==> flow/design.v <==
module mapper #(
    parameter DIM4_WIDTH = 8,  
    parameter DIM3_WIDTH = 8, 
    parameter DIM2_WIDTH = 8,  
    parameter DIM1_WIDTH = 8,
    parameter IDX4_WIDTH = 8,  
    parameter IDX3_WIDTH = 8, 
    parameter IDX2_WIDTH = 8,  
    parameter IDX1_WIDTH = 8,
    parameter ROW_MAJOR = 1,   
    parameter ADDR_WIDTH = 32 
)( 
    input  logic                        clk,            
    input  logic                        rst,            
    input  logic [DIM4_WIDTH - 1:0]     dim4, 
    input  logic [DIM3_WIDTH - 1:0]     dim3, 
    input  logic [DIM2_WIDTH - 1:0]     dim2,
    input  logic [DIM1_WIDTH - 1:0]     dim1,
    input  logic [IDX4_WIDTH - 1:0]     idx4,
    input  logic [IDX3_WIDTH - 1:0]     idx3, 
    input  logic [IDX2_WIDTH - 1:0]     idx2,
    input  logic [IDX1_WIDTH - 1:0]     idx1,
    input  logic [ADDR_WIDTH - 1:0]     base_addr,
    output logic [ADDR_WIDTH - 1:0]     addr
);
    logic [ADDR_WIDTH - 1:0] mult1_result, mult2_result, mult3_result;
    logic [ADDR_WIDTH - 1:0] dim3_dim2_dim1, dim2_dim1;
    logic [ADDR_WIDTH - 1:0] addr_temp;
    generate
        if (ROW_MAJOR) begin : row_major_block
            always_ff @(posedge clk or posedge rst) begin
                if (rst) begin
                    dim2_dim1 <= '0;
                    dim3_dim2_dim1 <= '0;
                end else begin
                    dim2_dim1 <= dim2 * dim1;
                    dim3_dim2_dim1 <= dim3 * dim2 * dim1;
                end
            end
            always_ff @(posedge clk or posedge rst) begin
                if (rst) begin
                    mult1_result <= '0;
                    mult2_result <= '0;
                    mult3_result <= '0;
                end else begin
                    mult1_result <= idx4 * dim3_dim2_dim1;
                    mult2_result <= idx3 * dim2_dim1;
                    mult3_result <= idx2 * dim1;
                end
            end
            always_ff @(posedge clk or posedge rst) begin
                if (rst) begin
                    addr_temp <= '0;
                end else begin
                    addr_temp <= base_addr + mult1_result + mult2_result + mult3_result + idx1;
                end
            end
        end else begin : column_major_block
            always_ff @(posedge clk or posedge rst) begin
                if (rst) begin
                    dim2_dim1 <= '0;
                    dim3_dim2_dim1 <= '0;
                end else begin
                    dim2_dim1 <= dim2 * dim1;
                    dim3_dim2_dim1 <= dim3 * dim2 * dim1;
                end
            end
            always_ff @(posedge clk or posedge rst) begin
                if (rst) begin
                    mult1_result <= '0;
                    mult2_result <= '0;
                    mult3_result <= '0;
                end else begin
                    mult1_result <= idx4 * dim3_dim2_dim1;
                    mult2_result <= idx3 * dim2_dim1;
                    mult3_result <= idx1 * dim2;
                end
            end
            always_ff @(posedge clk or posedge rst) begin
                if (rst) begin
                    addr_temp <= '0;
                end else begin
                    addr_temp <= base_addr + mult1_result + mult2_result + mult3_result + idx2;
                end
            end
        end
    endgenerate
    assign addr = addr_temp;
endmodule
Settings: LEC_CHECK=0, ABC_AREA=1, CAP_MARGIN=20, CORE_ASPECT_RATIO=0.91, CORE_MARGIN=2, CORE_UTILIZATION=72, CTS_CLUSTER_DIAMETER=400, CTS_CLUSTER_SIZE=10, HOLD_SLACK_MARGIN=0.3, PLACE_DENSITY=0.37, SETUP_SLACK_MARGIN=0.83, SLEW_MARGIN=20, TNS_END_PERCENT=40; clock period 6.22 ns.
run.sh (not shown) runs the stock make flow with config.mk's settings and CLKGATE_MAP_FILE=.
The starting point completed and failed the layout checks on setup timing.
Change:
Settings changed: ABC_AREA 1 to unset, CORE_ASPECT_RATIO 0.91 to unset, CORE_UTILIZATION 72 to 58, CTS_CLUSTER_DIAMETER 400 to unset, CTS_CLUSTER_SIZE 10 to unset, HOLD_SLACK_MARGIN 0.3 to unset, PLACE_DENSITY 0.37 to unset, SETUP_SLACK_MARGIN 0.83 to unset, TNS_END_PERCENT 40 to unset.
The changed run produced a layout that fails on setup timing.
Count of clock-buffer cells in the layout does not change.
Clock skew is about the same.
Utilization falls by 14 points.
Area after synthesis went down by about 9%.
Fmax came out lower by 5.4%.
Worst setup slack degrades by 440 ps.
Critical path depth is higher by 2.
Global-route usage falls by 10 points.
Change:
Settings changed: CAP_MARGIN 20 to 0, CORE_UTILIZATION 58 to 72, CTS_CLUSTER_DIAMETER set to 373, SETUP_SLACK_MARGIN set to -0.45.
After rerunning:
- The changed run reached the layout checks and failed them: setup timing
- design area shrinks slightly
- via count grows by a few percent
- setup slack got worse by 63 ps
- worst hold slack improved by 64 ps
- first-iteration DRC count grows by well over a third
- die area shrinks by about a fifth
- core utilization grows by 16 points
- synthesized cell count stays the same
- clock-buffer cell count is unchanged

========
// mapper: RTL as listed in full above, without the edits since
clock: 12.0 ns
lec_check: 0
cap_margin: 20
core_aspect_ratio: 1.42
core_margin: 7
core_utilization: 49
cts_cluster_diameter: 182
cts_cluster_size: 98
hold_slack_margin: 0.29
place_density: 0.41
setup_slack_margin: -1.19
slew_margin: 20
tns_end_percent: 5
The baseline completed with no timing, DRC or antenna violations.
==> next run, changes <==
- ABC_AREA: not set -> 1
- CORE_ASPECT_RATIO: 1.42 -> not set
- CORE_MARGIN: 7 -> 2
- CORE_UTILIZATION: 49 -> 40
- CTS_CLUSTER_DIAMETER: 182 -> 80
- CTS_CLUSTER_SIZE: 98 -> 28
- HOLD_SLACK_MARGIN: 0.29 -> not set
- MAX_ROUTING_LAYER: not set -> met4
- PLACE_DENSITY: 0.41 -> not set
- SETUP_SLACK_MARGIN: -1.19 -> not set
- TNS_END_PERCENT: 5 -> not set
The new run produced a clean layout. Non-clock buffer count went down by 7. Maximum frequency went up by 8.0%. Final area went up by 8.8%. Setup slack is better by 800 ps.
==> next run, changes <==
- ABC_AREA: 1 -> not set
- CELL_PAD_IN_SITES_DETAIL_PLACEMENT: not set -> 1
- CELL_PAD_IN_SITES_GLOBAL_PLACEMENT: not set -> 1
- CORE_MARGIN: 2 -> 4
- CTS_CLUSTER_DIAMETER: 80 -> not set
- CTS_CLUSTER_SIZE: 28 -> not set
- GPL_TIMING_DRIVEN: not set -> 0
- MAX_ROUTING_LAYER: met4 -> not set
=> Maximum frequency went down by 12%. Worst setup slack gets worse by 1300 ps. Cell area went down by 7.0%.
